--- config.mk ---
export PLATFORM = sky130hd
export DESIGN_NAME = microprocessor
export DESIGN_NICKNAME = microprocessor
export VERILOG_FILES = /design/flow/design.v
export SDC_FILE = /design/flow/constraint.sdc
export NUM_CORES = 4
export LEC_CHECK = 0
export CAP_MARGIN = 20
export CELL_PAD_IN_SITES_DETAIL_PLACEMENT = 0
export CORE_ASPECT_RATIO = 1.05
export CORE_MARGIN = 2
export CORE_UTILIZATION = 59
export CTS_CLUSTER_SIZE = 74
export GPL_ROUTABILITY_DRIVEN = 0
export SETUP_SLACK_MARGIN = 0.43
export SLEW_MARGIN = 35
--- constraint.sdc ---
create_clock -name core_clock -period 3.0 [get_ports {clk}]
set_input_delay 0.6000 -clock core_clock [delete_from_list [all_inputs] [get_ports {clk}]]
set_output_delay 0.6000 -clock core_clock [all_outputs]
set_load 0.01 [all_outputs]
--- design.v ---
module alu(A, B, selector, R, flagZ, flagN, flagC);
    parameter BUS_SIZE = 32;
    input[BUS_SIZE - 1: 0] A;
    input[BUS_SIZE - 1: 0] B;
    input[2: 0] selector;
    output flagZ;
    output flagN;
    output reg flagC;
    output reg [BUS_SIZE - 1 : 0] R;
	always @(A, B, selector)
	begin
		flagC = 1'b0;
		if (selector == 3'b000)	
			{flagC, R} = A + B;
		else if (selector == 3'b001)
			R = A - B;
		else if (selector == 3'b010)
			R = A & B;
		else if (selector == 3'b011)
			R = A | B;
		else if (selector == 3'b100)
			R = A ^ B;
		else 
			R = {BUS_SIZE{1'b0}};
	end 
	assign flagZ = ~(|R);
	assign flagN = R[BUS_SIZE - 1];
endmodule
module extend_sign(dataIn, dataOut);
	parameter BUS_IN = 16;
	parameter BUS_SIZE = 32;
	input [BUS_IN - 1 : 0] dataIn;
	output [BUS_SIZE - 1 : 0] dataOut;
	assign dataOut = {{(BUS_SIZE - BUS_IN){dataIn[BUS_IN - 1]}}, dataIn};
endmodule 
module register(D, Q, enable, clk, rst);
	parameter BUS_SIZE = 32;
	input [BUS_SIZE - 1 : 0] D;
	input enable;
	input clk;
	input rst;
	output reg [BUS_SIZE - 1 : 0] Q;
	always @(posedge clk)
	begin
		if (rst)
			Q <= {BUS_SIZE{1'b0}};
		else if(enable)
			Q <= D;
	end
endmodule
module ports(
    input [2:0] portWrite,
    input valueWrite,
    input enWrite,
    output [7:0] valuePort,
    input clk,
    input rst
    );
	reg [7:0] enable;
	always @(portWrite, valueWrite)
	begin
		case(portWrite)
			3'd0:	enable = {{7{1'b0}}, 1'b1};
			3'd1:	enable = {{6{1'b0}}, 1'b1, {1{1'b0}}};
			3'd2:	enable = {{5{1'b0}}, 1'b1, {2{1'b0}}};
			3'd3:	enable = {{4{1'b0}}, 1'b1, {3{1'b0}}};
			3'd4:	enable = {{3{1'b0}}, 1'b1, {4{1'b0}}};
			3'd5:	enable = {{2{1'b0}}, 1'b1, {5{1'b0}}};
			3'd6:	enable = {{1{1'b0}}, 1'b1, {6{1'b0}}};
			3'd7:	enable = {1'b1, {7{1'b0}}};
		endcase 	
	end
	genvar i;
	generate
		for (i = 0; i < 8; i = i + 1)
		begin: GENERATE_REGISTERS_BLOCK
			register #(.BUS_SIZE(1)) regi (
				.D(valueWrite),
				.Q(valuePort[i]),
				.enable(enable[i] & enWrite),
				.clk(clk),
				.rst(rst)
			);
		end
	endgenerate
endmodule
module port_memory(dirSelect, enWrMemory, enWrPort, selectRead, inputPorts, valueWriteMem);
    input [7:0] dirSelect;
    output reg enWrMemory;
    output reg enWrPort;
    output reg selectRead;
    input [1:0] inputPorts;
    output reg [31:0] valueWriteMem;
    always @(*) begin
        selectRead = 1'b0;
        valueWriteMem = 32'b0;
        enWrMemory = 1'b0;
        enWrPort = 1'b0;
        if (dirSelect < 7'd8)
        begin
            enWrMemory = 1'b0;
            enWrPort = 1'b1;
        end else if (dirSelect == 7'd8 || dirSelect == 7'd9) begin
            selectRead = 1'b1;
            if (dirSelect == 7'd8) begin
                valueWriteMem = {{31'b0}, inputPorts[0]};              
            end else begin
                valueWriteMem = {{31'b0}, inputPorts[1]};
            end
        end else begin
            enWrMemory = 1'b1;
            enWrPort = 1'b0;
        end
    end
endmodule
module sram(outA, outB, clk, enWrite, writeData, dirWrite, dirA, dirB);
	parameter BUS_SIZE = 32;
	parameter DIR_SIZE_INTERNAL = 5;
	parameter MEM_SIZE = 32;
	input clk;
	input enWrite;
	input [BUS_SIZE - 1 : 0] writeData;
	input [DIR_SIZE_INTERNAL - 1 : 0] dirWrite;
	input [DIR_SIZE_INTERNAL - 1 : 0] dirA;
	input [DIR_SIZE_INTERNAL - 1 : 0] dirB;
	output [BUS_SIZE - 1 : 0] outA;
	output [BUS_SIZE - 1 : 0] outB;
	reg [BUS_SIZE - 1 : 0] MEM [0 : MEM_SIZE - 1];
	assign outA = (dirA == {DIR_SIZE_INTERNAL{1'b0}}) ? {BUS_SIZE{1'b0}} : MEM[dirA];
	assign outB = (dirB == {DIR_SIZE_INTERNAL{1'b0}}) ? {BUS_SIZE{1'b0}} : MEM[dirB];
	always @(posedge clk)
	begin
		if (enWrite)
			MEM[dirWrite] <= writeData;
	end	
endmodule 
module program_counter(clk, rst, enable, dirInBranch, dirInJump, dirSel, dirOut);
	parameter DIR_SIZE = 32;
	input clk;
	input rst;
	input enable;
	input [1 : 0] dirSel;
	input [DIR_SIZE - 1 : 0] dirInBranch;
	input [DIR_SIZE - 1 : 0] dirInJump;
	output reg [DIR_SIZE - 1 : 0] dirOut;
	wire [DIR_SIZE - 1 : 0] dirBranch_src, dirJump_src, dirNormal, dirOut_src;	
	reg [DIR_SIZE - 1 : 0] dirOut_A, dirOut_B, dirBranch, dirJump;
	assign dirOut_src = dirSel[0] == 1'b1 ? dirBranch : (dirSel[1] == 1'b1 ? dirJump_src : dirNormal);
	assign dirBranch_src = dirOut_B + dirInBranch;	
	assign dirJump_src = dirOut_B + dirInJump;
	assign dirNormal = dirOut + {{(DIR_SIZE - 1){1'b0}}, 1'b1};
	always @(posedge clk) begin
	   if (rst)
	       dirOut <= {DIR_SIZE{1'b0}};
	   else
	       dirOut <= dirOut_src;
	end	
	always @(posedge clk) begin
	   if (rst) begin
	       dirOut_A <= {DIR_SIZE{1'b0}};
	       dirOut_B <= {DIR_SIZE{1'b0}};
	       dirJump <= {DIR_SIZE{1'b0}};
	       dirBranch <= {DIR_SIZE{1'b0}};
	   end else begin
	       dirOut_A <= dirOut;
	       dirOut_B <= dirOut_A;
	       dirJump <= dirJump_src;
	       dirBranch <= dirBranch_src;
	   end
	end
endmodule 
module control_path(opCode, functionCode, MemaReg, enWrSram, ALUSelector, enWriteMemory, enablePC, fteALU, clk, rst, regDst, flagZ, dirSelPC);
	parameter BUS_SIZE = 32;
	parameter DIR_SIZE = 32;
	parameter OPC_SIZE = BUS_SIZE;
	input [6 - 1 : 0] opCode;
	input [6 - 1 : 0] functionCode;
	input clk;
	input rst;
	input flagZ;
	output reg MemaReg;
	output reg enWrSram;
	output reg [2 : 0] ALUSelector;
	output reg fteALU;
	output reg enWriteMemory;
	output reg enablePC;
	output reg regDst;
	output [1:0] dirSelPC;	
	reg branch_src;
	reg branch_A;
	reg branch_B;
	reg jump;
	reg regDst_src;
	reg [2 : 0] ALUSelector_src;
	reg fteALU_src;
	reg enWriteMemory_src; 
	reg enWriteMemory_A;
	reg MemaReg_src;
	reg MemaReg_A;
	reg MemaReg_B;
	reg enWrSram_src;
	reg enWrSram_A;
	reg enWrSram_B;
	always @(posedge clk) begin
	   if (rst) begin
	       regDst <= 1'b0;
	       ALUSelector <= 3'b000;
	       fteALU <= 1'b0;
	       branch_A <= 1'b0;
	       branch_B <= 1'b0;
	       enWriteMemory_A <= 1'b0;
	       enWriteMemory <= 1'b0;
	       MemaReg_A <= 1'b0;
	       MemaReg_B <= 1'b0;
	       MemaReg <= 1'b0;
	       enWrSram <= 1'b0;
	       enWrSram_A <= 1'b0;
	       enWrSram_B <= 1'b0;
	   end else begin
	       regDst <= regDst_src;
	       fteALU <= fteALU_src;
	       ALUSelector <= ALUSelector_src;
	       branch_A <= branch_src;
	       branch_B <= branch_A;
	       enWriteMemory_A <= enWriteMemory_src;
	       enWriteMemory <= enWriteMemory_A;
	       MemaReg_A <= MemaReg_src;
	       MemaReg_B <= MemaReg_A;
	       MemaReg <= MemaReg_B;
	       enWrSram_A <= enWrSram_src;
	       enWrSram_B <= enWrSram_A;
	       enWrSram <= enWrSram_B;
	   end
	end
	assign dirSelPC = {jump, branch_B & flagZ};
	always @(opCode, functionCode)
	begin
		MemaReg_src = 1'b0;
		enWrSram_src = 1'b0;
		ALUSelector_src = 3'b000;
		enWriteMemory_src = 1'b0;
		branch_src = 1'b0;
		jump = 1'b0;
		enablePC = 1'b1;
		fteALU_src = 1'b0;
		regDst_src = 1'b0;		
		if (opCode == 6'b0) begin
			regDst_src = 1'b1;
			case (functionCode)
				6'b100000: begin  
					ALUSelector_src = 3'b000;
                    enWrSram_src = 1'b1;
                end
				6'b100010: begin  
					ALUSelector_src = 3'b001;
                    enWrSram_src = 1'b1;
                end
				6'b100100: begin 
					ALUSelector_src = 3'b010;
                    enWrSram_src = 1'b1;
                end
				6'b100101: begin 
					ALUSelector_src = 3'b011;
                    enWrSram_src = 1'b1;
                end
				6'b100110: begin 
					ALUSelector_src = 3'b100;
                    enWrSram_src = 1'b1;
                end
				6'b000000: begin 
					ALUSelector_src = 3'b000;
			     end
				default: begin
					ALUSelector_src = 3'b000;
					enWrSram_src = 1'b0;
                end
			endcase
		end
		else begin
			case(opCode)
				6'b100011: begin  
					enWrSram_src = 1'b1;	
					fteALU_src = 1'b1;
					MemaReg_src = 1'b1;
				end
				6'b101011: begin  
					fteALU_src = 1'b1;
					enWriteMemory_src = 1'b1;
					regDst_src = 1'b0;
					MemaReg_src = 1'b0;
				end
				6'b000100: begin  
					branch_src = 1'b1;
					ALUSelector_src = 3'b001;
					regDst_src = 1'b0;	
					MemaReg_src = 1'b0;
				end
				6'b000010: begin  
					jump = 1'b1;
					regDst_src = 1'b0;
					fteALU_src = 1'b0;
					branch_src = 1'b0;	
					MemaReg_src = 1'b0;
					ALUSelector_src = 3'b000;
				end
				6'b001111: begin  
					regDst_src = 1'b0;
					fteALU_src = 1'b1;
					enWrSram_src = 1'b1;
				end
				6'b001000: begin  
				    fteALU_src = 1'b1;
					ALUSelector_src = 3'b000;
					enWrSram_src = 1'b1;
					regDst_src = 1'b0;
				end
				6'b001100: begin  
				    fteALU_src = 1'b1;
					ALUSelector_src = 3'b010;	
					enWrSram_src = 1'b1;
					regDst_src = 1'b0;
				end
				6'b001101: begin  
				    fteALU_src = 1'b1;
					ALUSelector_src = 3'b011;
					enWrSram_src = 1'b1;
					regDst_src = 1'b0; 
				end
				6'b001110: begin  
				    fteALU_src = 1'b1;
					ALUSelector_src = 3'b100;	
					enWrSram_src = 1'b1;
					regDst_src = 1'b0;
				end
				default: begin
					enWrSram_src = 1'b0;
					regDst_src = 1'b0;
					fteALU_src = 1'b0;
				end
			endcase
		end
	end
endmodule 
module data_path(opCode, MemaReg, enWrSram, ALUSelector, enablePC, fteALU, clk, rst, regDst, flagZ, dirSelPC, ALU_res_memory, outMemory_memory, DRB_reg_file_memory, imem_addr, imem_data);
	parameter BUS_SIZE = 32;
	parameter DIR_SIZE = BUS_SIZE;
	parameter OPC_SIZE = BUS_SIZE; 
	parameter DIR_SIZE_INTERNAL = 5;  
	input clk;
	input rst;
	input MemaReg;
	input enWrSram;
	input [2 : 0] ALUSelector;
	input enablePC;
	input fteALU;
	input regDst;
	output reg flagZ;
	input [1:0] dirSelPC;
	output [BUS_SIZE - 1 : 0] ALU_res_memory;
	input [BUS_SIZE - 1 : 0] outMemory_memory;
	output [BUS_SIZE - 1 : 0] DRB_reg_file_memory;	
	output [7 : 0] imem_addr;
	input [OPC_SIZE - 1 : 0] imem_data;
	output [OPC_SIZE - 1 : 0] opCode;
	wire [BUS_SIZE - 1 : 0] ALU_res;
	wire [BUS_SIZE - 1 : 0] DW_reg_file;	
	wire [BUS_SIZE - 1 : 0] ALU_inB;
	wire [BUS_SIZE - 1 : 0] extendedData6;
	wire [DIR_SIZE - 1 : 0] dirPC;
	wire [DIR_SIZE_INTERNAL - 1 : 0] dirWriteRF;
	wire flagN, flagC;
	reg [OPC_SIZE - 1 : 0] opCode_reg;
	wire [OPC_SIZE - 1 : 0] opCode_src;
	reg [BUS_SIZE - 1 : 0] DRA_reg_file_reg;
    reg [BUS_SIZE - 1 : 0] DRB_reg_file_reg;
    reg [BUS_SIZE - 1 : 0] DRB_B_reg_file_reg;
	wire [BUS_SIZE - 1 : 0] DRA_reg_file_src;
	wire [BUS_SIZE - 1 : 0] DRB_reg_file_src;
	wire [BUS_SIZE - 1 : 0] ALU_res_src;
	reg [BUS_SIZE - 1 : 0] ALU_res_reg;
	reg [BUS_SIZE - 1 : 0] ALU_B_res_reg;
	wire flagZ_src;
	wire [DIR_SIZE_INTERNAL - 1 : 0] RtE_src;
	reg [DIR_SIZE_INTERNAL - 1 : 0] RtE_reg;
	wire [DIR_SIZE_INTERNAL - 1 : 0] RdE_src;
	reg [DIR_SIZE_INTERNAL - 1 : 0] RdE_reg;
	wire [DIR_SIZE_INTERNAL - 1 : 0] dirWriteRF_src;
	reg [DIR_SIZE_INTERNAL - 1 : 0] dirWriteRFA_reg;
	reg [DIR_SIZE_INTERNAL - 1 : 0] dirWriteRFB_reg;
	reg [BUS_SIZE - 1 : 0] outMemory_reg;
	wire [BUS_SIZE - 1 : 0] extendedData16_src;
	reg [BUS_SIZE - 1 : 0] extendedData16_reg;
	assign RtE_src = opCode_reg[15 : 11];
	assign RdE_src = opCode_reg[20 : 16];
	assign opCode = opCode_reg;
	assign ALU_res_memory = ALU_res_reg;
	always @(posedge clk) begin
	   if (rst) begin
	       opCode_reg <= {OPC_SIZE{1'b0}};
	       DRA_reg_file_reg <= {BUS_SIZE{1'b0}};
	       DRB_reg_file_reg <= {BUS_SIZE{1'b0}};
	       DRB_B_reg_file_reg <= {BUS_SIZE{1'b0}};
	       ALU_res_reg <= {BUS_SIZE{1'b0}};
	       ALU_B_res_reg <= {BUS_SIZE{1'b0}};
	       RtE_reg <= {DIR_SIZE_INTERNAL{1'b0}};
	       RdE_reg <= {DIR_SIZE_INTERNAL{1'b0}};
	       dirWriteRFA_reg <= {DIR_SIZE_INTERNAL{1'b0}};
	       dirWriteRFB_reg <= {DIR_SIZE_INTERNAL{1'b0}};
	       outMemory_reg <= {BUS_SIZE{1'b0}};
	       extendedData16_reg <= {BUS_SIZE{1'b0}};
	       flagZ <= 1'b0;
	   end else begin
	       opCode_reg <= opCode_src;
	       DRA_reg_file_reg <= DRA_reg_file_src;
	       DRB_reg_file_reg <= DRB_reg_file_src;
	       DRB_B_reg_file_reg <= DRB_reg_file_reg; 
	       ALU_res_reg <= ALU_res_src;
	       ALU_B_res_reg <= ALU_res_reg;
	       RdE_reg <= RdE_src;
	       RtE_reg <= RtE_src;
	       dirWriteRFA_reg <= dirWriteRF_src;
	       dirWriteRFB_reg <= dirWriteRFA_reg;
	       outMemory_reg <= outMemory_memory;
	       flagZ <= flagZ_src;
	       extendedData16_reg <= extendedData16_src;
	   end	   
	end
	assign DW_reg_file = MemaReg ? outMemory_reg : ALU_B_res_reg;
	assign ALU_inB = fteALU ? extendedData16_reg : DRB_reg_file_reg;
	assign dirWriteRF_src = regDst ? RtE_reg : RdE_reg;
	assign DRB_reg_file_memory = DRB_B_reg_file_reg; 
	sram #(.BUS_SIZE(BUS_SIZE), .DIR_SIZE_INTERNAL(DIR_SIZE_INTERNAL)) RegFile (
		.outA(DRA_reg_file_src),
		.outB(DRB_reg_file_src),
		.clk(clk),
		.enWrite(enWrSram),
		.writeData(DW_reg_file),
		.dirWrite(dirWriteRFB_reg),  
		.dirA(opCode_reg[25 : 21]),  
		.dirB(opCode_reg[20 : 16])  
	);
	assign imem_addr = dirPC[7 : 0];
	assign opCode_src = imem_data;
	alu #(.BUS_SIZE(BUS_SIZE)) MyALU (
		.A(DRA_reg_file_reg),
		.B(ALU_inB),
		.selector(ALUSelector),
		.R(ALU_res_src),
		.flagZ(flagZ_src),
		.flagN(flagN),
		.flagC(flagC)
	);
	extend_sign #(.BUS_IN(16), .BUS_SIZE(BUS_SIZE)) ex_signal16(
		.dataIn(opCode_reg[15 : 0]),
		.dataOut(extendedData16_src)
	);
	extend_sign #(.BUS_IN(26), .BUS_SIZE(BUS_SIZE)) ex_signal6(
		.dataIn(opCode_reg[25 : 0]),
		.dataOut(extendedData6)
	);
	program_counter #(.DIR_SIZE(DIR_SIZE)) MyPC(
		.clk(clk),
		.rst(rst),
		.enable(enablePC),
		.dirInBranch(extendedData16_reg),
		.dirInJump(extendedData6),
		.dirSel(dirSelPC),
		.dirOut(dirPC)
	);
endmodule 
module microprocessor(clk, rst, outputPorts, inputPorts, imem_addr, imem_data, dmem_addr, dmem_we, dmem_wdata, dmem_rdata);
	parameter BUS_SIZE = 32;
	parameter DIR_SIZE = BUS_SIZE;
	parameter OPC_SIZE = BUS_SIZE; 
	parameter DIR_SIZE_INTERNAL = 5;  
	input clk;
	input rst;
	input [1:0] inputPorts;
	output [7:0] outputPorts;
	output [7:0] imem_addr;
	input [31:0] imem_data;
	output [7:0] dmem_addr;
	output dmem_we;
	output [31:0] dmem_wdata;
	input [31:0] dmem_rdata;
	wire MemaReg;
	wire rst_n;
	wire enWrSram;
	wire [2 : 0] ALUSelector;
	wire enWriteMemory;
	wire branch;
	wire jump;
	wire enablePC;
	wire fteALU;
	wire regDst;
	wire [OPC_SIZE - 1 : 0] opCode;
	wire flagZ;
	wire [1:0] dirSelPC;
	wire [BUS_SIZE - 1 : 0] outMemory;
	wire [BUS_SIZE - 1 : 0] DRB_reg_file;
	wire [BUS_SIZE - 1 : 0] ALU_res;	
	assign rst_n = rst;
	data_path #(.BUS_SIZE(BUS_SIZE), .DIR_SIZE(DIR_SIZE)) myData(
		.opCode(opCode),
		.MemaReg(MemaReg),
		.enWrSram(enWrSram),
		.ALUSelector(ALUSelector),
		.enablePC(enablePC),
		.fteALU(fteALU),
		.clk(clk),
		.rst(rst_n),
		.regDst(regDst),
		.dirSelPC(dirSelPC),
		.flagZ(flagZ),
		.ALU_res_memory(ALU_res),
		.outMemory_memory(outMemory),
		.DRB_reg_file_memory(DRB_reg_file),
		.imem_addr(imem_addr),
		.imem_data(imem_data)
	);
	control_path #(.BUS_SIZE(BUS_SIZE), .DIR_SIZE(DIR_SIZE)) myControl(
		.opCode(opCode[31:26]),
		.functionCode(opCode[5:0]),
		.MemaReg(MemaReg),
		.enWrSram(enWrSram),
		.ALUSelector(ALUSelector),
		.enWriteMemory(enWriteMemory),
		.fteALU(fteALU),
		.enablePC(enablePC),
		.clk(clk),
		.rst(rst_n),
		.regDst(regDst),
		.dirSelPC(dirSelPC),
		.flagZ(flagZ)	
	);
	wire [7:0] dirmemory;
	wire enablePortsController;
	wire enableMemoryController;
	wire selectReadMemory;
	wire [31:0] valueWriteMemAlt, memoryOut;
	assign dirmemory = ALU_res[7:0];
	assign dmem_addr = dirmemory;
	assign dmem_we = enWriteMemory & enableMemoryController;
	assign dmem_wdata = DRB_reg_file;
	assign memoryOut = dmem_rdata;
	assign outMemory = !selectReadMemory ? memoryOut : valueWriteMemAlt;
	port_memory cont_mem(
	   .dirSelect(dirmemory),
	   .enWrMemory(enableMemoryController),
	   .enWrPort(enablePortsController),
	   .selectRead(selectReadMemory),
	   .inputPorts(inputPorts),
	   .valueWriteMem(valueWriteMemAlt)
	);
	ports pt(
        .portWrite(dirmemory[2:0]),
        .valueWrite(DRB_reg_file[0]),
        .enWrite(enablePortsController & enWriteMemory),
        .valuePort(outputPorts),
        .clk(clk),
        .rst(rst_n)
	);
endmodule 
--- run.sh ---
#!/bin/bash
# the make line also repeats each setting of config.mk as NAME=value (left out here)
make -C /OpenROAD-flow-scripts/flow DESIGN_CONFIG=/design/flow/config.mk WORK_HOME=/design/flow/orfs CLKGATE_MAP_FILE= finish
==> summary.txt, run 1 <==
yosys + openroad results -> status=finished with violations, layout check failures=setup timing, clock-net power=17,300 uW, startpoint types=register, crit path from=myControl.fteALU, sequential area share after synthesis=58.5%, cells in synth_stat.txt=4,717, Distinct cells, synth=90, M1 WL=79,800 microns, port bufs=124, adder share=2.45%, CP endpoint=myData.flagZ, TritonCTS clock tree=built, Final WS setup=-0.695 ns, Largest logic family=multiplexers, Crit Path Category=reg -> reg, CORE AREA=107,000 sq um, synthesized cell area=63,500 sq um, buffers plus inverters on the worst setup path=2, Setup TNS=-6.07 ns, met3 wire length=22,700 microns, pin count of the biggest net entering global routing=124, Rel. slew slack=39.0%, Max stage delay on crit path=0.42 ns, Log Warnings=97, register-to-register setup slack=-0.69 ns, fmax=271 MHz, Fin. Hold Viols=0, fraction of registers with async set or reset after synthesis=0%, Leak=0.0269 uW, crit path max fanout=6, WHS=0.0694 ns, total grt overflow=0, metal2 WL=93,600 microns, dpl cells=6,519, Synth Area in Simple Gates=6.29%, Logic power comb=6580 uW, clock share of power=38.8%, pre-CTS setup slack=-0.861 ns, hold endpoint=myData.opCode_reg[11], Synth area leader=edfxtp_1, top cells by count=edfxtp_1 (1,024), a21oi_1 (451), mux2i_1 (409), die area=110,000 sq um, MaxCap Viol Count=0, H-tree depth=4, max-slew violation count=0, main flop type after synthesis=edfxtp_1, Comb power frac=14.8%, unrepaired setup endpoints after global routing=yes, Crit Reg-Reg Startpoint=myControl.fteALU, WP data required=3.72 ns, global-route wire length before repair=295,000 microns, clock latency on the worst-skew pair=0.77 ns, final std cells w/o fill=6,809, Worst Hold Depth=2, Tmin final=3.69 ns, Layout Skew=0.0258 ns, Post-Syn Instances=4,717, worst min path class=in -> reg, Top-area cell share=48.4%, post-DR vias/cell=6.66, Sequential Power=20,600 uW, Iteration-0 DRC Markers=5,758, PwrDens=579 nW/um^2, CTS buffer count=142, XOR-XNOR Cells, Area Fraction=0.786%, Root Buffer=clkbuf_16, Top delay family on crit path=simple AND/OR/NAND/NOR gates, antenna viol nets, final=0, DIE HEIGHT=340 microns, antenna violations before repair=9, CP endpoint kind=register, YS chip area=63,500 sq um, Final Cycle Share=123%, Pre-antenna DRT Iters=6, Total Routing Usage GR=37.4%, switching power=11,400 uW, vias in the first global route=44,200, top-count cell post-synth=edfxtp_1, hold path start=rst, via count=45,400, Area Overhead vs Synth=21.0%, Site Rows=123, worst path cell trace=buf_12, mux2i_4, ha_1, o21bai_1, nand4_1, buf_4, nand2_2, and3_1, mux2i_1, a221o_1, a2111oi_2, nand4_1, nor4_2, and4_1, and4b_1, setup violators final=22, # fillers=7,171, IO Pins=125, P_int=33,100 uW, VDD IR max=0.000548 V, Post-DP HPWL=133,000 microns, Yosys reg bits=1,345, Slew @ Worst Pin=0.916 ns, syn_nets=4,907, Reg2Reg Depth=15, FP Core Util=59.4%, top layer in use=met5, CTS Buffer Depth=3, Final Net Count=5,448, Top pwr grp=sequential cells, clk slew on worst S/H paths=0.07 ns, Post-Route WL=207,000 microns, Mapped Avg Cell Area=13.5 sq um, Seq pwr share=46.4%, Sw Share=25.7%, top cells, area=edfxtp_1 (48%), dfxtp_1 (10%), mux4_2 (9.1%), critical path depth in cells=15, Clock Sinks=1,345, Multiplexer share=18.4%, reg2reg end=myData.flagZ, Worst path slowest cell=a221o_1, Arr. time, crit path=4.41 ns, CP most frequent cell=nand4_1, warnings from Yosys=8, Compound Share, Synth=10.5%, DRC viols=0, Die Wd=324 microns, average wire per cell in the routed design=30.4 microns, flip-flops with a built-in enable=1,024
metal layers:
layer | up-vias | GRT usage [%]
met5 | - | 0
met4 | 4 | 17.7
met3 | 612 | 7.75
met2 | 2739 | 57.1
met1 | 22600 | 51.6
li1 | 19400 | -
repair_timing:
item	in CTS	in global routing
pin swaps	15	40
buffers inserted	8	21
gates resized	103	126
cloned	0	2
endpoints found under the setup margin	34	53
hold buffers	0	0
final cells by class:
type | count | area [sq um] | area share, %
Timing Repair Buffer | 742 | 6930 | 9.02
Clock buffer | 192 | 3890 | 5.06
Clock inverter | 64 | 679 | 0.884
Antenna cell | 2 | 5.00 | 0.00651
Sequential cell | 1345 | 37200 | 48.4
Tap cell | 1437 | 1800 | 2.34
Inverter | 138 | 522 | 0.679
Multi-Input combinational cell | 2889 | 25800 | 33.6
stage by stage:
| step | util, % | total power [uW] | cell area [sq um] |
|---|---|---|---|
| final | 71.9 | 44500 | 76900 |
| after floorplan | - | 24200 | 63700 |
| after CTS | 71.1 | 44200 | 76100 |
| after global placement | 66.3 | 26900 | 70900 |
| after detailed placement | 66.3 | 26900 | 70900 |
| after global routing | 71.9 | 45800 | 76900 |
==> run 2, diff against run 1 <==
- CELL_PAD_IN_SITES_DETAIL_PLACEMENT: 0 -> 1
- CORE_ASPECT_RATIO: 1.05 -> 0.69
- CORE_MARGIN: 2 -> 5
- CORE_UTILIZATION: 59 -> 53
- CTS_CLUSTER_DIAMETER: unset -> 311
- CTS_CLUSTER_SIZE: 74 -> unset
- GPL_ROUTABILITY_DRIVEN: 0 -> unset
- HOLD_SLACK_MARGIN: unset -> 0.27
- MAX_ROUTING_LAYER: unset -> met5
- PLACE_DENSITY: unset -> 0.93
- SETUP_SLACK_MARGIN: 0.43 -> 1.78
- SLEW_MARGIN: 35 -> 20
- TNS_END_PERCENT: unset -> 30
- clock period: 3.0 -> 6.53 ns (I/O delays scaled with it)
==> run 2 against run 1 <==
  * Wire length grew 48%
  * Non-clock buffer count shrank 520
  * Global-route usage grew 7.5 points
  * Critical path depth shrank 2
  * Largest power group unchanged
  * Area after synthesis is the same
  * Clock-buffer cell count shrank 42
  * Critical path type unchanged
  * Highest routed layer unchanged
  * The run now finishes clean
  * Clock power shrank 55%
  * Utilization shrank 12 points
  * Sequential share of layout area grew 4.2 points
  * Sequential power shrank 54%
  * Clock skew grew 0.063 ns
==> summary.txt, run 2 <==
yosys + openroad results -> Iteration-0 DRC Markers=12,800, MaxCap Viol Count=0, Final Net Count=4,902, Area Overhead vs Synth=11.4%, Layout Skew=0.0890 ns, DRC viols=0, adder share=2.45%, WP data required=7.27 ns, Slew @ Worst Pin=1.43 ns, Synth area leader=edfxtp_1, Sequential Power=9540 uW, YS chip area=63,500 sq um, clock-net power=7710 uW, P_int=14,000 uW, crit path from=myControl.fteALU, warnings from Yosys=8, dpl cells=6,190, H-tree depth=3, PwrDens=284 nW/um^2, Crit Reg-Reg Startpoint=myControl.fteALU, WHS=0.456 ns, crit path max fanout=8, Mapped Avg Cell Area=13.5 sq um, IO Pins=125, fmax=173 MHz, Comb power frac=14.2%, Reg2Reg Depth=13, cts hold-fix bufs=0, total grt overflow=0, Largest logic family=multiplexers, hold endpoint=myData.ALU_B_res_reg[25], antenna violations before repair=32, die area=127,000 sq um, Rel. slew slack=4.51%, hold path start=myData.ALU_res_reg[25], Distinct cells, synth=90, Top delay family on crit path=simple AND/OR/NAND/NOR gates, antenna viol nets, final=0, top cells, area=edfxtp_1 (48%), dfxtp_1 (10%), mux4_2 (9.1%), Crit Path Category=reg -> reg, XOR-XNOR Cells, Area Fraction=0.786%, Multiplexer share=18.4%, Site Rows=105, worst min path class=reg -> reg, max-slew violation count=0, DIE HEIGHT=298 microns, final std cells w/o fill=6,443, Fin. Hold Viols=0, clk slew on worst S/H paths=0.08 ns, worst path cell trace=buf_12, mux2i_1, ha_2, inv_1, a21oi_1, nand3_1, a32o_1, a211o_1, a2111oi_4, nand4_1, nor4_4, and4_1, and4b_1, status=no timing/DRC/antenna violations, CP endpoint=myData.flagZ, Pre-antenna DRT Iters=12, via count=54,700, Synth Area in Simple Gates=6.29%, setup violators final=0, unrepaired setup endpoints after global routing=no, Seq pwr share=47.5%, clock share of power=38.4%, CORE AREA=119,000 sq um, sequential area share after synthesis=58.5%, register-to-register setup slack=0.76 ns, Leak=0.0236 uW, Yosys reg bits=1,345, top cells by count=edfxtp_1 (1,024), a21oi_1 (451), mux2i_1 (409), VDD IR max=0.000275 V, Log Warnings=95, average wire per cell in the routed design=47.6 microns, Logic power comb=2840 uW, global-route wire length before repair=410,000 microns, synthesized cell area=63,500 sq um, clock latency on the worst-skew pair=0.87 ns, Post-Route WL=307,000 microns, pin count of the biggest net entering global routing=92, Compound Share, Synth=10.5%, Max stage delay on crit path=0.80 ns, Post-Syn Instances=4,717, Clock Sinks=1,345, Final Cycle Share=88.4%, Setup TNS=0 ns, Final GP Congestion=0.959, main flop type after synthesis=edfxtp_1, Tmin final=5.77 ns, flip-flops with a built-in enable=1,024, Top pwr grp=sequential cells, Worst path slowest cell=nand3_1, CP endpoint kind=register, Root Buffer=clkbuf_16, cells in synth_stat.txt=4,717, Total Routing Usage GR=44.9%, Top-area cell share=48.4%, Arr. time, crit path=6.52 ns, FP Core Util=53.4%, top-count cell post-synth=edfxtp_1, syn_nets=4,907, switching power=6040 uW, Post-DP HPWL=157,000 microns, critical path depth in cells=13, Worst Hold Depth=1, vias in the first global route=55,600, startpoint types=register, buffers plus inverters on the worst setup path=2, fraction of registers with async set or reset after synthesis=0%, TritonCTS clock tree=built, post-DR vias/cell=8.48, CTS buffer count=116, CTS Buffer Depth=3, Sw Share=30.1%, reg2reg end=myData.flagZ, port bufs=124, Die Wd=427 microns
## run 2: stage by stage
stage	utilization [%]	total power (uW)	instance area, sq um	setup WS [ns]
6_report	59.5	20100	70800	0.756
2_1_floorplan	-	11100	63500	2.32
3_5_place_dp	55.9	12000	66500	1.11
3_3_place_gp	55.9	11800	66500	1.55
4_1_cts	59.2	19300	70300	1.69
5_1_grt	59.5	20200	70700	0.744
## run 2: layout make-up
class	count	area, sq um
fillers	11100	48100
diodes	26	65.1
multi-input cells	2889	25000
inverters	138	522
clock buffers	150	3160
clock inverters	68	664
flip-flops and latches	1345	37200
well taps	1605	2010
repair buffers	222	2100
## run 2: layer usage
metal,part of all wire [%],track usage (%),wire length [microns]
met1,28,49.7,87200
met2,41,64.2,126000
met3,18,21.7,55400
met4,12,39.1,37900
met5,0.18,1.17,556
## run 2: repair_timing
action                                 CTS  global route
setup endpoints to repair               19             5
endpoints found under the hold margin    0             0
buffers inserted                         2             6
pin swaps                                1             9
resized                                  8            61
==> run 3, diff against run 2 <==
- ABC_AREA: unset -> 1
- CAP_MARGIN: 20 -> 40
- CELL_PAD_IN_SITES_DETAIL_PLACEMENT: 1 -> unset
- CELL_PAD_IN_SITES_GLOBAL_PLACEMENT: unset -> 1
- CORE_ASPECT_RATIO: 0.69 -> unset
- CORE_MARGIN: 5 -> 2
- CORE_UTILIZATION: 53 -> 40
- CTS_CLUSTER_DIAMETER: 311 -> 44
- CTS_CLUSTER_SIZE: unset -> 93
- GPL_ROUTABILITY_DRIVEN: unset -> 1
- GPL_TIMING_DRIVEN: unset -> 0
- HOLD_SLACK_MARGIN: 0.27 -> 0.03
- MAX_ROUTING_LAYER: met5 -> met4
- MIN_ROUTING_LAYER: unset -> met2
- PLACE_DENSITY: 0.93 -> unset
- SETUP_SLACK_MARGIN: 1.78 -> -0.15
- SLEW_MARGIN: 20 -> 25
- TNS_END_PERCENT: 30 -> unset
- clock period: 6.53 -> 6.0 ns (I/O delays scaled with it)
==> run 3 against run 2 <==
  * The flow now stops in global routing (5_1_grt)
  * Area after synthesis is 3.0% higher
  * Die size grew 31%
  * Synthesized cell count rose by 55%
==> summary.txt, run 3 <==
run results: status=did not finish, Stopped at=global routing (5_1_grt), Err=[ERROR GRT-0116] Global routing finished with congestion. Check the congestion regions in the DRC Viewer., main flop type after synthesis=edfxtp_1, Clock Sinks=1,345, Post-DP HPWL=308,000 microns, Largest logic family=AND-OR/OR-AND gates, DIE HEIGHT=408 microns, Synth area leader=edfxtp_1, Multiplexer share=0.551%, adder share=2.38%, post_cts resized=0, top-count cell post-synth=nor2_1, Placement Cell Area=73,200 sq um, Site Rows=148, YS chip area=65,400 sq um, CTS buffer count=181, sequential area share after synthesis=56.8%, cts hold-fix bufs=0, H-tree depth=4, Die Wd=408 microns, port bufs=124, Distinct cells, synth=47, warnings from Yosys=8, Compound Share, Synth=18.9%, Mapped Avg Cell Area=8.97 sq um, post-CTS setup buffer count=0, Total Routing Usage GR=84.8%, synthesized cell area=65,400 sq um, IO Pins=125, die area=167,000 sq um, Root Buffer=clkbuf_16, Synth Area in Simple Gates=15.3%, FP Core Util=40.2%, Top-area cell share=47.0%, CTS Buffer Depth=3, CORE AREA=163,000 sq um, Final GP Congestion=1.38, top cells, area=edfxtp_1 (47%), nor2_1 (10%), o21ai_0 (9.9%), Yosys reg bits=1,345, cells in synth_stat.txt=7,292, total grt overflow=2,728, Post-Syn Instances=7,292, XOR-XNOR Cells, Area Fraction=0.0536%, dpl cells=9,798, top cells by count=nor2_1 (1,787), o21ai_0 (1,289), edfxtp_1 (1,024), flip-flops with a built-in enable=1,024, syn_nets=7,482, fraction of registers with async set or reset after synthesis=0%
## run 3: per-layer routing
metal	global-route usage [%]	overflow
met4	65.0	185
met3	92.3	2212
met1	-	-
met2	88.3	331
met5	-	-
## run 3: through the flow
stage                     utilization, %  worst slack, ns  hold slack, ns
after floorplan                        -             3.06           0.388
after global placement              42.7            0.266           0.395
after detailed placement            45.0            0.800           0.393
after CTS                           49.0            0.808           0.395
==> run 4, diff against run 3 <==
- ABC_AREA: 1 -> unset
- CAP_MARGIN: 40 -> 5
- CELL_PAD_IN_SITES_GLOBAL_PLACEMENT: 1 -> unset
- CORE_UTILIZATION: 40 -> 66
- CTS_CLUSTER_DIAMETER: 44 -> unset
- CTS_CLUSTER_SIZE: 93 -> unset
- GPL_ROUTABILITY_DRIVEN: 1 -> unset
- GPL_TIMING_DRIVEN: 0 -> unset
- HOLD_SLACK_MARGIN: 0.03 -> unset
- MAX_ROUTING_LAYER: met4 -> unset
- MIN_ROUTING_LAYER: met2 -> unset
- SETUP_SLACK_MARGIN: -0.15 -> 1.36
- SLEW_MARGIN: 25 -> 20
- TNS_END_PERCENT: unset -> 5
- clock period: 6.0 -> 4.87 ns (I/O delays scaled with it)
==> run 4 against run 3 <==
  * Now clean on timing, DRC and antenna
  * Die size shrank 41%
  * Area after synthesis is 2.9% lower
  * Synthesized cell count is 35% lower
==> summary.txt, run 4 <==
yosys + openroad results -> Tmin final=3.96 ns, DIE HEIGHT=314 microns, final std cells w/o fill=6,166, critical path depth in cells=16, total grt overflow=0, Arr. time, crit path=4.60 ns, YS chip area=63,500 sq um, Die Wd=314 microns, Max stage delay on crit path=0.42 ns, WP data required=5.51 ns, Top pwr grp=sequential cells, Seq pwr share=48.5%, main flop type after synthesis=edfxtp_1, Crit Path Category=reg -> reg, CTS Buffer Depth=3, Post-DP HPWL=124,000 microns, PwrDens=367 nW/um^2, TritonCTS clock tree=built, Site Rows=113, Largest logic family=multiplexers, antenna violations before repair=7, top cells by count=edfxtp_1 (1,024), a21oi_1 (451), mux2i_1 (409), VDD IR max=0.000408 V, Rel. slew slack=20.6%, Clock Sinks=1,345, Logic power comb=3260 uW, crit path from=myControl.fteALU, reg2reg end=myData.flagZ, Distinct cells, synth=90, H-tree depth=4, buffers plus inverters on the worst setup path=3, CORE AREA=95,200 sq um, vias in the first global route=43,500, CP endpoint=myData.flagZ, antenna viol nets, final=0, Final Cycle Share=81.3%, status=no timing/DRC/antenna violations, Post-Route WL=199,000 microns, dpl cells=5,906, Sequential Power=12,700 uW, Leak=0.0242 uW, FP Core Util=66.7%, Final Net Count=4,984, flip-flops with a built-in enable=1,024, Top-area cell share=48.4%, Worst path slowest cell=ha_2, DRC viols=0, switching power=6620 uW, crit path max fanout=8, pre-CTS setup slack=0.631 ns, worst path cell trace=buf_12, mux2i_1, ha_2, nor4_2, o311ai_4, a31oi_1, a211oi_1, buf_4, o21ai_1, buf_4, xnor2_1, a211oi_1, a21oi_1, and4_1, and4_1, and4b_1, Comb power frac=12.4%, Yosys reg bits=1,345, startpoint types=register, port bufs=124, hold path start=myData.ALU_res_reg[11], Log Warnings=97, Root Buffer=clkbuf_16, IO Pins=125, Compound Share, Synth=10.5%, MaxCap Viol Count=0, Reg2Reg Depth=16, pin count of the biggest net entering global routing=174, Util after Layout=75.3%, clk slew on worst S/H paths=0.06 ns, syn_nets=4,907, Layout Skew=0.0369 ns, XOR-XNOR Cells, Area Fraction=0.786%, # fillers=5,828, Total Routing Usage GR=40.2%, Area Overhead vs Synth=12.9%, post-DR vias/cell=7.16, Synth Area in Simple Gates=6.29%, average wire per cell in the routed design=32.2 microns, clock latency on the worst-skew pair=0.77 ns, synthesized cell area=63,500 sq um, Synth area leader=edfxtp_1, via count=44,200, die area=98,700 sq um, Slew @ Worst Pin=1.19 ns, Setup TNS=0 ns, Pre-antenna DRT Iters=6, Post-Syn Instances=4,717, adder share=2.45%, top cells, area=edfxtp_1 (48%), dfxtp_1 (10%), mux4_2 (9.1%), sequential area share after synthesis=58.5%, Sw Share=25.2%, fmax=253 MHz, Iteration-0 DRC Markers=5,859, Fin. Hold Viols=0, Worst Hold Depth=1, worst min path class=reg -> reg, clock-net power=10,300 uW, Crit Reg-Reg Startpoint=myControl.fteALU, register-to-register setup slack=0.91 ns, max-slew violation count=0, cells in synth_stat.txt=4,717, top-count cell post-synth=edfxtp_1, setup violators final=0, CP endpoint kind=register, unrepaired setup endpoints after global routing=yes, Multiplexer share=18.4%, Mapped Avg Cell Area=13.5 sq um, P_int=19,700 uW, CTS buffer count=137, Final GP Congestion=1.01, clock share of power=39.1%, hold endpoint=myData.ALU_B_res_reg[11], global-route wire length before repair=286,000 microns, cts hold-fix bufs=0, Top delay family on crit path=AND-OR/OR-AND gates, fraction of registers with async set or reset after synthesis=0%, warnings from Yosys=8, Final WS setup=0.912 ns
-- run 4: timing repair --
item	CTS	global route
buffers inserted	9	3
pin swaps	15	9
resized	62	49
cloned	2	0
endpoints found under the setup margin	16	21
-- run 4: layout make-up --
| cell class | instances | area [sq um] | area share (%) |
|---|---|---|---|
| Antenna cell | 2 | 5.00 | 0.00698 |
| Multi-Input combinational cell | 2890 | 25300 | 35.2 |
| Sequential cell | 1345 | 37200 | 51.9 |
| Tap cell | 1265 | 1580 | 2.21 |
| Timing Repair Buffer | 282 | 2720 | 3.79 |
| Clock buffer | 176 | 3750 | 5.24 |
| Inverter | 138 | 523 | 0.729 |
| Clock inverter | 68 | 619 | 0.864 |
-- run 4: metrics by stage --
| step | hold slack [ns] | area (sq um) | total power (uW) |
|---|---|---|---|
| floorplan | 0.403 | 63600 | 14900 |
| global placement | 0.416 | 66700 | 15900 |
| detailed placement | 0.424 | 66700 | 16000 |
| CTS | 0.435 | 71400 | 26200 |
| global route | 0.448 | 71700 | 26900 |
| finish | 0.430 | 71700 | 26300 |
-- run 4: per-layer routing --
metal  global-route usage (%)  wire length [microns]  part of all wire (%)  up-vias
li1                         -                      -                     -    18500
met5                        0                     13                0.0065        -
met1                     52.3                  70900                    36    21800
met2                     64.1                  93100                    47     3134
met3                     9.41                  23400                    12      750
met4                     20.2                  11200                   5.6        2
==> run 5, diff against run 4 <==
- CAP_MARGIN: 5 -> 20
- CORE_UTILIZATION: 66 -> 34
- SETUP_SLACK_MARGIN: 1.36 -> unset
- TNS_END_PERCENT: 5 -> unset
- clock period: 4.87 -> 6.59 ns (I/O delays scaled with it)
==> run 5 against run 4 <==
  * Sequential power fell by 26%
  * Total power fell by 25%
  * Non-clock buffer count is 71 lower
  * Critical path type unchanged
  * Critical endpoint unchanged
  * Largest cell class unchanged
==> summary.txt, run 5 <==
yosys + openroad results -> pre-CTS setup slack=1.57 ns, clock share of power=40.8%, buffers plus inverters on the worst setup path=2, Setup TNS=0 ns, Post-Route WL=210,000 microns, Crit Reg-Reg Startpoint=myControl.fteALU, port bufs=124, Multiplexer share=18.4%, VDD IR max=0.000281 V, Final GP Congestion=0.879, WP data required=7.33 ns, setup violators final=0, TritonCTS clock tree=built, Fin. Hold Viols=0, CP most frequent cell=a21oi_1, Rel. slew slack=20.1%, Final Net Count=4,917, pin count of the biggest net entering global routing=130, PwrDens=273 nW/um^2, CP endpoint kind=register, DIE HEIGHT=436 microns, Slew @ Worst Pin=1.20 ns, Distinct cells, synth=90, Flop area=37,200 sq um, Area Overhead vs Synth=13.7%, Worst path slowest cell=clkinv_1, P_int=14,700 uW, CTS buffer count=142, Top delay family on crit path=AND-OR/OR-AND gates, Final Cycle Share=78.0%, Clock Sinks=1,345, top-count cell post-synth=edfxtp_1, Logic power comb=2240 uW, reg2reg end=myData.flagZ, Sequential Power=9430 uW, fraction of registers with async set or reset after synthesis=0%, Comb power frac=11.4%, post-DR vias/cell=5.83, post_cts resized=0, average wire per cell in the routed design=28.7 microns, adder share=2.45%, Log Warnings=96, post-CTS setup buffer count=0, max-slew violation count=0, switching power=5050 uW, clock-net power=8050 uW, Largest logic family=multiplexers, H-tree depth=4, clk slew on worst S/H paths=0.06 ns, Sw Share=25.6%, MaxCap Viol Count=0, Leak=0.0238 uW, Yosys reg bits=1,345, Die Wd=436 microns, Max stage delay on crit path=0.68 ns, Synth Area in Simple Gates=6.29%, global-route wire length before repair=300,000 microns, # fillers=17,400, Seq pwr share=47.8%, Mapped Avg Cell Area=13.5 sq um, antenna viol nets, final=0, Tmin final=5.14 ns, Crit Path Category=reg -> reg, cells in synth_stat.txt=4,717, top cells by count=edfxtp_1 (1,024), a21oi_1 (451), mux2i_1 (409), register-to-register setup slack=1.45 ns, synthesized cell area=63,500 sq um, flip-flops with a built-in enable=1,024, MI comb area=24,700 sq um, Post-Syn Instances=4,717, vias in the first global route=42,500, CTS Buffer Depth=3, Reg2Reg Depth=14, Layout Skew=0.0272 ns, Iteration-0 DRC Markers=4,742, fmax=195 MHz, worst path cell trace=clkinv_1, a21oi_1, ha_1, inv_1, a21oi_1, o31ai_1, a211oi_1, o21ai_1, a2111oi_0, a31oi_1, a22oi_1, nor2b_1, and4_1, and4b_1, FP Core Util=34.3%, Root Buffer=clkbuf_16, CORE AREA=185,000 sq um, DRC viols=0, syn_nets=4,907, CP endpoint=myData.flagZ, worst min path class=reg -> reg, startpoint types=register, YS chip area=63,500 sq um, warnings from Yosys=8, Placement Cell Area=67,600 sq um, via count=42,700, Final WS setup=1.45 ns, Arr. time, crit path=5.88 ns, critical path depth in cells=14, crit path max fanout=17, main flop type after synthesis=edfxtp_1, XOR-XNOR Cells, Area Fraction=0.786%, crit path from=myControl.fteALU, Top pwr grp=sequential cells, Pre-antenna DRT Iters=6, sequential area share after synthesis=58.5%, Post-DP HPWL=124,000 microns, Worst Hold Depth=2, Synth area leader=edfxtp_1, Compound Share, Synth=10.5%, antenna violations before repair=3, Total Routing Usage GR=21.6%, final non-filler cell area=72,200 sq um, clock latency on the worst-skew pair=0.80 ns, hold endpoint=myData.MyPC.dirOut[6], die area=190,000 sq um, unrepaired setup endpoints after global routing=no, top cells, area=edfxtp_1 (48%), dfxtp_1 (10%), mux4_2 (9.1%), Top-area cell share=48.4%, status=no timing/DRC/antenna violations, hold path start=myData.MyPC.dirBranch[6], cts hold-fix bufs=0, Site Rows=158, total grt overflow=0, IO Pins=125
==> run 5: per-layer routing <==
metal  vias to the layer above  wire (microns)  part of all wire (%)  GRT usage, %
li1                      18300               -                     -             -
met1                     22000           83400                    40          27.6
met2                      1981          103000                    49          36.7
met3                       434           15800                   7.5          3.50
met4                         0            8030                   3.8          8.09
met5                         -               0                     0             0
==> run 5: cell type report <==
class | instances | share of cell area (%)
Tap cell | 2480 | 4.30
Timing Repair Buffer | 211 | 2.82
Sequential cell | 1345 | 51.5
Antenna cell | 2 | 0.00693
Clock buffer | 185 | 5.36
Clock inverter | 79 | 1.05
Multi-Input combinational cell | 2889 | 34.2
Inverter | 138 | 0.717
==> run 5: metrics by stage <==
stage,cells,hold WS (ns),utilization [%],power [uW]
after detailed placement,7063,0.422,36.4,11800
after floorplan,4717,0.403,-,11000
after CTS,7327,0.439,38.9,19800
after global routing,7327,0.448,38.9,20300
final,7329,0.438,38.9,19700
after global placement,7063,0.416,36.4,11800
==> run 6, diff against run 5 <==
- CORE_UTILIZATION: 34 -> 70
- CTS_CLUSTER_SIZE: unset -> 53
- clock period: 6.59 -> 2.78 ns (I/O delays scaled with it)
==> run 6 against run 5 <==
  * Now fails the layout checks on setup timing
  * Hold slack worse by 0.21 ns
  * Maximum frequency grew 34%
  * Global-route usage is 26 points higher
  * Area after synthesis did not move
  * Via count grew 14%
  * Clock-buffer cell count is 4 lower
  * Largest cell class unchanged
  * Largest power group unchanged
==> summary.txt, run 6 <==
yosys + openroad results -> VDD IR max=0.000702 V, pin count of the biggest net entering global routing=190, port bufs=124, Site Rows=110, vias in the first global route=49,500, Layout Skew=0.0383 ns, CTS buffer count=135, Root Buffer=clkbuf_16, Rel. slew slack=18.7%, Max stage delay on crit path=0.37 ns, WP data required=3.43 ns, adder share=2.45%, Mapped Avg Cell Area=13.5 sq um, pre-CTS setup slack=-1.24 ns, Slew @ Worst Pin=1.22 ns, post-DR vias/cell=7.43, crit path max fanout=8, register-to-register setup slack=-1.04 ns, FP Core Util=70.6%, Final WS setup=-1.04 ns, Synth Area in Simple Gates=6.29%, Multiplexer share=18.4%, P_int=35,100 uW, CP endpoint kind=register, fmax=262 MHz, worst min path class=in -> reg, Post-DP HPWL=131,000 microns, max-slew violation count=0, DRC viols=0, top cells, area=edfxtp_1 (48%), dfxtp_1 (10%), mux4_2 (9.1%), switching power=12,400 uW, main flop type after synthesis=edfxtp_1, die area=93,200 sq um, layout check failures=setup timing, top-count cell post-synth=edfxtp_1, PwrDens=618 nW/um^2, Reg2Reg Depth=18, MaxCap Viol Count=0, Seq pwr share=46.9%, antenna violations before repair=10, clk slew on worst S/H paths=0.06 ns, status=finished with violations, average wire per cell in the routed design=33.9 microns, Worst path slowest cell=dfxtp_4, Top-area cell share=48.4%, Sequential Power=22,300 uW, clock latency on the worst-skew pair=0.78 ns, synthesized cell area=63,500 sq um, Die Wd=305 microns, Final GP Congestion=0.973, sequential area share after synthesis=58.5%, Post-Route WL=223,000 microns, Leak=0.0270 uW, Total Routing Usage GR=47.1%, Final Cycle Share=137%, Compound Share, Synth=10.5%, Crit Reg-Reg Startpoint=myControl.fteALU, critical path depth in cells=18, flip-flops with a built-in enable=1,024, CORE AREA=90,000 sq um, worst path cell trace=buf_12, buf_6, mux2i_4, ha_4, and3_1, a221o_2, nand3_2, buf_6, o41ai_4, buf_4, a21oi_2, buf_4, a222oi_1, xor2_1, a22oi_2, nor2b_1, and4_1, and4b_1, Comb power frac=16.0%, Top pwr grp=sequential cells, Yosys reg bits=1,345, startpoint types=register, Sw Share=26.2%, Placement Cell Area=70,800 sq um, reg2reg end=myData.flagZ, Tmin final=3.82 ns, Log Warnings=99, TritonCTS clock tree=built, Largest logic family=multiplexers, cells in synth_stat.txt=4,717, Area Overhead vs Synth=21.0%, hold endpoint=myData.MyPC.dirOut[0], Pre-antenna DRT Iters=8, via count=48,900, CP endpoint=myData.flagZ, Crit Path Category=reg -> reg, IO Pins=125, antenna viol nets, final=0, global-route wire length before repair=319,000 microns, Distinct cells, synth=90, hold path start=rst, Post-Syn Instances=4,717, Fin. Hold Viols=0, Arr. time, crit path=4.47 ns, XOR-XNOR Cells, Area Fraction=0.786%, total grt overflow=0, Worst Hold Depth=3, syn_nets=4,907, setup violators final=26, warnings from Yosys=8, YS chip area=63,500 sq um, clock-net power=17,600 uW, DIE HEIGHT=305 microns, cts hold-fix bufs=0, fraction of registers with async set or reset after synthesis=0%, Clock Sinks=1,345, crit path from=myControl.fteALU, Iteration-0 DRC Markers=8,391, Synth area leader=edfxtp_1, Logic power comb=7580 uW, H-tree depth=4, unrepaired setup endpoints after global routing=yes, top cells by count=edfxtp_1 (1,024), a21oi_1 (451), mux2i_1 (409), final non-filler cell area=76,800 sq um, buffers plus inverters on the worst setup path=5, clock share of power=37.1%, Final Net Count=5,484, Top delay family on crit path=AND-OR/OR-AND gates, CTS Buffer Depth=3
==> run 6: metal layers <==
layer	vias up	routed length, microns	track usage (%)	part of all wire, %
met5	-	53	0	0.024
met3	1415	34400	14.4	15
met2	4676	99700	73.3	45
li1	19500	-	-	-
met4	8	19100	30.0	8.6
met1	23300	69600	58.0	31
==> run 6: through the flow <==
stage                     total power [uW]  cells  hold slack [ns]  setup TNS [ns]  utilization (%)
after floorplan                      26100   4717            0.403           -3.92                -
after global placement               29000   6278            0.415          -16.65             78.7
after detailed placement             29100   6278            0.422          -17.44             78.7
after CTS                            46800   6555            0.217          -12.15             84.6
after global routing                 48400   6575            0.241          -16.41             85.4
final                                47500   6578            0.229          -14.35             85.4
==> run 6: area by class of cell <==
cell class / instances / area, sq um
multi-input cells: 2889 / 26100
clock inverters: 60 / 527
flip-flops and latches: 1345 / 37200
repair buffers: 785 / 7320
fillers: 4157 / 13200
clock buffers: 181 / 3640
well taps: 1176 / 1470
diodes: 4 / 10.0
inverters: 138 / 533
==> run 6: repair_timing <==
action,CTS,global route
gates resized,182,102
buffers inserted,40,26
setup endpoints to repair,27,35
cloned,0,0
hold endpoints to repair,0,0
pin swaps,63,60
==> run 7, diff against run 6 <==
- CORE_UTILIZATION: 70 -> 72
- PLACE_DENSITY_LB_ADDON: unset -> 0.01
- SETUP_SLACK_MARGIN: unset -> 0.8
==> run 7 against run 6 <==
  * The run now fails in global routing (5_1_grt)
  * Die size shrank 2.7%
  * Area after synthesis is the same
  * Synthesized cell count is the same
==> summary.txt, run 7 <==
run results: main flop type after synthesis=edfxtp_1, Mapped Avg Cell Area=13.5 sq um, Synth area leader=edfxtp_1, Top-area cell share=48.4%, CTS Buffer Depth=3, total grt overflow=1,275, dpl cells=6,305, Compound Share, Synth=10.5%, FP Core Util=72.9%, warnings from Yosys=8, DIE HEIGHT=301 microns, Err=[ERROR GRT-0232] Routing congestion too high. Check the congestion heatmap in the GUI., Placement Cell Area=70,900 sq um, adder share=2.45%, IO Pins=125, Root Buffer=clkbuf_16, Total Routing Usage GR=93.1%, CTS buffer count=132, Clock Sinks=1,345, flip-flops with a built-in enable=1,024, port bufs=124, die area=90,600 sq um, Largest logic family=multiplexers, Distinct cells, synth=90, Synth Area in Simple Gates=6.29%, status=did not finish, sequential area share after synthesis=58.5%, Multiplexer share=18.4%, Site Rows=108, top cells, area=edfxtp_1 (48%), dfxtp_1 (10%), mux4_2 (9.1%), Post-DP HPWL=138,000 microns, Post-Syn Instances=4,717, Final GP Congestion=1.01, cells in synth_stat.txt=4,717, Yosys reg bits=1,345, Die Wd=301 microns, CORE AREA=87,200 sq um, YS chip area=63,500 sq um, top-count cell post-synth=edfxtp_1, syn_nets=4,907, H-tree depth=4, Stopped at=global routing (5_1_grt), top cells by count=edfxtp_1 (1,024), a21oi_1 (451), mux2i_1 (409), synthesized cell area=63,500 sq um, fraction of registers with async set or reset after synthesis=0%, XOR-XNOR Cells, Area Fraction=0.786%
-- run 7: per-layer routing --
metal / overflow / global-route usage, %
met1: 142 / 91.8
met2: 546 / 99.8
met3: 151 / 88.4
met4: 420 / 93.3
met5: 16 / 74.0
-- run 7: repair_timing --
| item | 4_1_cts |
|---|---|
| pin swaps | 123 |
| cloned | 15 |
| hold buffers | 0 |
| resized | 478 |
| setup endpoints to repair | 785 |
| buffers inserted | 74 |
-- run 7: metrics by stage --
stage | TNS [ns] | setup slack [ns]
2_1_floorplan | -3.86 | -0.710
3_3_place_gp | -14.67 | -1.14
3_5_place_dp | -16.28 | -1.23
4_1_cts | -13.75 | -1.07
==> run 8, diff against run 7 <==
- CORE_UTILIZATION: 72 -> 61
- CTS_CLUSTER_SIZE: 53 -> unset
- PLACE_DENSITY_LB_ADDON: 0.01 -> unset
- SETUP_SLACK_MARGIN: 0.8 -> unset
==> run 8 against run 7 <==
  * The layout now fails its checks (setup timing)
  * Area after synthesis unchanged
  * Die size increased by 18%
  * Synthesized cell count stayed put
==> summary.txt, run 8 <==
yosys + openroad results -> status=finished with violations, layout check failures=setup timing, top cells, area=edfxtp_1 (48%), dfxtp_1 (10%), mux4_2 (9.1%), unrepaired setup endpoints after global routing=yes, Top-area cell share=48.4%, max-slew violation count=0, reg2reg end=myData.flagZ, flip-flops with a built-in enable=1,024, Synth Area in Simple Gates=6.29%, clock latency on the worst-skew pair=0.78 ns, synthesized cell area=63,500 sq um, CORE AREA=103,000 sq um, P_int=36,100 uW, Compound Share, Synth=10.5%, DRC viols=0, Crit Reg-Reg Startpoint=myControl.fteALU, CTS Buffer Depth=3, DIE HEIGHT=327 microns, Post-Route WL=205,000 microns, sequential area share after synthesis=58.5%, Final WS setup=-1.04 ns, final non-filler cell area=77,700 sq um, Sequential Power=22,200 uW, crit path from=myControl.fteALU, FP Core Util=61.5%, cells in synth_stat.txt=4,717, total grt overflow=0, dpl cells=6,522, post-DR vias/cell=6.70, Layout Skew=0.0379 ns, syn_nets=4,907, average wire per cell in the routed design=30.1 microns, hold endpoint=pt.enable[6], Logic power comb=7360 uW, MaxCap Viol Count=0, Top delay family on crit path=simple AND/OR/NAND/NOR gates, pre-CTS setup slack=-1.35 ns, worst path cell trace=buf_12, mux2i_4, ha_4, buf_6, inv_1, buf_4, nor4_2, buf_4, o211ai_1, a31o_2, a21oi_4, a41oi_2, xnor2_1, nand2_1, and4_1, and4_1, and4b_1, TritonCTS clock tree=built, XOR-XNOR Cells, Area Fraction=0.786%, final std cells w/o fill=6,800, Area Overhead vs Synth=22.4%, Distinct cells, synth=90, Fin. Hold Viols=0, adder share=2.45%, top-count cell post-synth=edfxtp_1, clock share of power=39.0%, critical path depth in cells=17, Tmin final=3.82 ns, H-tree depth=4, global-route wire length before repair=297,000 microns, WP data required=3.46 ns, Multiplexer share=18.4%, fraction of registers with async set or reset after synthesis=0%, Site Rows=118, Crit Path Category=reg -> reg, IO Pins=125, Log Warnings=98, crit path max fanout=10, via count=45,500, pin count of the biggest net entering global routing=154, Pre-antenna DRT Iters=6, Total Routing Usage GR=38.2%, die area=107,000 sq um, clk slew on worst S/H paths=0.07 ns, hold path start=rst, Max stage delay on crit path=0.41 ns, Worst path slowest cell=dfxtp_4, Rel. slew slack=42.5%, Synth area leader=edfxtp_1, Worst Hold Depth=5, Sw Share=25.5%, warnings from Yosys=8, top cells by count=edfxtp_1 (1,024), a21oi_1 (451), mux2i_1 (409), PwrDens=624 nW/um^2, Setup TNS=-13.19 ns, Comb power frac=15.2%, Final GP Congestion=0.965, Leak=0.0273 uW, Yosys reg bits=1,345, Slew @ Worst Pin=0.862 ns, vias in the first global route=45,700, fmax=262 MHz, CP endpoint kind=register, Final Cycle Share=137%, Largest logic family=multiplexers, Die Wd=327 microns, worst min path class=in -> reg, Root Buffer=clkbuf_16, Post-DP HPWL=131,000 microns, Top pwr grp=sequential cells, Iteration-0 DRC Markers=5,394, YS chip area=63,500 sq um, total power=48,500 uW, Post-Syn Instances=4,717, CP endpoint=myData.flagZ, Placement Cell Area=71,400 sq um, Arr. time, crit path=4.49 ns, Final Net Count=5,502, port bufs=124, Clock Sinks=1,345, startpoint types=register, VDD IR max=0.000577 V, antenna violations before repair=8, Seq pwr share=45.9%, cts hold-fix bufs=0, switching power=12,400 uW, setup violators final=26, Reg2Reg Depth=17, CTS buffer count=139, buffers plus inverters on the worst setup path=5, register-to-register setup slack=-1.04 ns, clock-net power=18,900 uW, main flop type after synthesis=edfxtp_1, Mapped Avg Cell Area=13.5 sq um, antenna viol nets, final=0
==> run 8: cell type report <==
cell class              count  area [sq um]
repair buffers            799          7450
inverters                 138           532
diodes                      2          5.00
clock buffers             183          3830
fillers                  6550         25600
multi-input cells        2889         26200
clock inverters            64           795
well taps                1380          1730
flip-flops and latches   1345         37200
==> run 8: per-layer routing <==
metal	track usage, %	vias to the layer above	share of wire, %
li1	-	19500	-
met5	0	-	0
met1	49.5	22500	36
met2	61.9	2812	47
met3	8.77	697	12
met4	17.4	0	5.1
==> run 8: timing repair <==
item	4_1_cts	5_1_grt
endpoints found under the setup margin	27	29
pin swaps	88	43
gates resized	208	81
cloned	0	0
setup buffers	36	17
==> run 8: stage by stage <==
stage	hold WS [ns]	utilization, %
2_1_floorplan	0.403	-
3_3_place_gp	0.417	69.1
3_5_place_dp	0.420	69.1
4_1_cts	0.264	74.7
5_1_grt	0.299	75.2
6_report	0.291	75.2
==> run 9, diff against run 8 <==
- CORE_UTILIZATION: 61 -> 70
- CTS_CLUSTER_SIZE: unset -> 25
- clock period: 2.78 -> 3.52 ns (I/O delays scaled with it)
==> run 9 against run 8 <==
  * Combinational power fell by 25%
  * Sequential share of layout area rose by 1.6 points
  * Clock-buffer cell count fell by 8
  * Hold slack got worse by 0.064 ns
  * Still fails the layout checks on setup timing
  * Critical endpoint unchanged
  * Register-to-register slack improved by 0.84 ns
  * Highest routed layer is now met5
  * First-iteration DRC count rose by 39%
  * Clock power fell by 26%
  * Largest power group unchanged
  * Via count rose by 4.6%
  * Area after synthesis did not move
  * Global-route usage rose by 7.9 points
  * Cell count fell by 5.5%
  * Clock skew rose by 0.0013 ns
==> summary.txt, run 9 <==
yosys + openroad results -> max-slew violation count=0, crit path from=myControl.fteALU, Yosys reg bits=1,345, # fillers=4,485, Fin. Hold Viols=0, Total Routing Usage GR=46.1%, unrepaired setup endpoints after global routing=yes, Setup TNS=-0.371 ns, pin count of the biggest net entering global routing=190, buffers plus inverters on the worst setup path=2, worst path cell trace=buf_12, mux2i_4, ha_2, buf_4, nand2b_1, o31ai_2, mux2_2, a32oi_1, nor3b_2, nand4_1, a2111oi_4, nand4_1, nor4_2, and4_1, and4b_1, reg2reg end=myData.flagZ, worst min path class=in -> reg, clock share of power=37.8%, status=finished with violations, DRC viols=0, FP Core Util=70.6%, flip-flops with a built-in enable=1,024, layout check failures=setup timing, hold endpoint=myData.MyPC.dirOut_B[3], post-DR vias/cell=7.41, warnings from Yosys=8, WP data required=4.23 ns, Layout Skew=0.0392 ns, Final Cycle Share=106%, global-route wire length before repair=311,000 microns, Top pwr grp=sequential cells, Seq pwr share=47.4%, Top delay family on crit path=simple AND/OR/NAND/NOR gates, CP endpoint kind=register, Iteration-0 DRC Markers=7,487, startpoint types=register, TritonCTS clock tree=built, vias in the first global route=48,100, top cells by count=edfxtp_1 (1,024), a21oi_1 (451), mux2i_1 (409), switching power=9560 uW, CTS Buffer Depth=3, syn_nets=4,907, met1 usage=56.3%, setup violators final=4, met2 Track Usage GR=70.4%, CORE AREA=90,000 sq um, Compound Share, Synth=10.5%, clock latency on the worst-skew pair=0.77 ns, Log Warnings=97, register-to-register setup slack=-0.20 ns, Flop area=37,200 sq um, MaxCap Viol Count=0, synthesized cell area=63,500 sq um, Distinct cells, synth=90, Arr. time, crit path=4.43 ns, Largest logic family=multiplexers, Slew @ Worst Pin=1.23 ns, Post-DP HPWL=130,000 microns, Root Buffer=clkbuf_16, clock-net power=14,000 uW, total power=37,200 uW, Tmin final=3.72 ns, pre-CTS setup slack=-0.624 ns, fmax=269 MHz, Worst Hold Depth=2, Post-Route WL=215,000 microns, Clock Sinks=1,345, adder share=2.45%, XOR-XNOR Cells, Area Fraction=0.786%, average wire per cell in the routed design=33.5 microns, Multiplexer share=18.4%, clk slew on worst S/H paths=0.06 ns, DIE HEIGHT=305 microns, critical path depth in cells=15, Synth area leader=edfxtp_1, port bufs=124, main flop type after synthesis=edfxtp_1, Reg2Reg Depth=15, Die Wd=305 microns, Site Rows=110, Rel. slew slack=17.8%, top-count cell post-synth=edfxtp_1, Sw Share=25.7%, Comb power frac=14.8%, Top-area cell share=48.4%, hold path start=rst, fraction of registers with async set or reset after synthesis=0%, Final GP Congestion=0.996, YS chip area=63,500 sq um, CP most frequent cell=nand4_1, Synth Area in Simple Gates=6.29%, PwrDens=494 nW/um^2, Area Overhead vs Synth=18.3%, crit path max fanout=7, IO Pins=125, MI comb area=25,900 sq um, met3 Use GR=15.7%, VDD IR max=0.000670 V, sequential area share after synthesis=58.5%, Crit Reg-Reg Startpoint=myControl.fteALU, P_int=27,600 uW, Mapped Avg Cell Area=13.5 sq um, antenna violations before repair=11, H-tree depth=4, CP endpoint=myData.flagZ, total grt overflow=0, Leak=0.0261 uW, Pre-antenna DRT Iters=6, Logic power comb=5500 uW, cells in synth_stat.txt=4,717, Final Net Count=5,331, die area=93,200 sq um, Util after Layout=83.5%, Final WS setup=-0.197 ns, via count=47,600, top cells, area=edfxtp_1 (48%), dfxtp_1 (10%), mux4_2 (9.1%), most used routing layer=met2, Worst path slowest cell=dfxtp_4, Sequential Power=17,600 uW, CTS buffer count=135, Crit Path Category=reg -> reg, antenna viol nets, final=0, Max stage delay on crit path=0.41 ns, Post-Syn Instances=4,717
==> run 9: routing by layer <==
layer | vias to the layer above | part of all wire, %
met2 | 4402 | 45
li1 | 19200 | -
met1 | 22700 | 32
met3 | 1377 | 15
met5 | - | 0.044
met4 | 14 | 8.3
==> run 9: area by class of cell <==
cell class,count,area share [%]
Sequential cell,1345,49.5
Clock buffer,175,4.88
Tap cell,1176,1.96
Multi-Input combinational cell,2889,34.4
Timing Repair Buffer,632,7.76
Clock inverter,67,0.751
Antenna cell,3,0.00999
Inverter,138,0.699
==> run 9: what timing repair did <==
item / 4_1_cts / 5_1_grt
hold buffers: 0 / 0
pin swaps: 53 / 38
setup buffers: 23 / 7
gates resized: 136 / 93
cloned: 1 / 0
setup endpoints to repair: 16 / 14
endpoints found under the hold margin: 0 / 0
==> run 9: metrics by stage <==
| step | instances | hold WS, ns | instance area, sq um |
|---|---|---|---|
| global route | 6422 | 0.241 | 75100 |
| CTS | 6418 | 0.202 | 74600 |
| detailed placement | 6152 | 0.424 | 69500 |
| finish | 6425 | 0.228 | 75100 |
| floorplan | 4717 | 0.403 | 63600 |
| global placement | 6152 | 0.417 | 69500 |
Power is estimated from default activity; no workload was simulated.
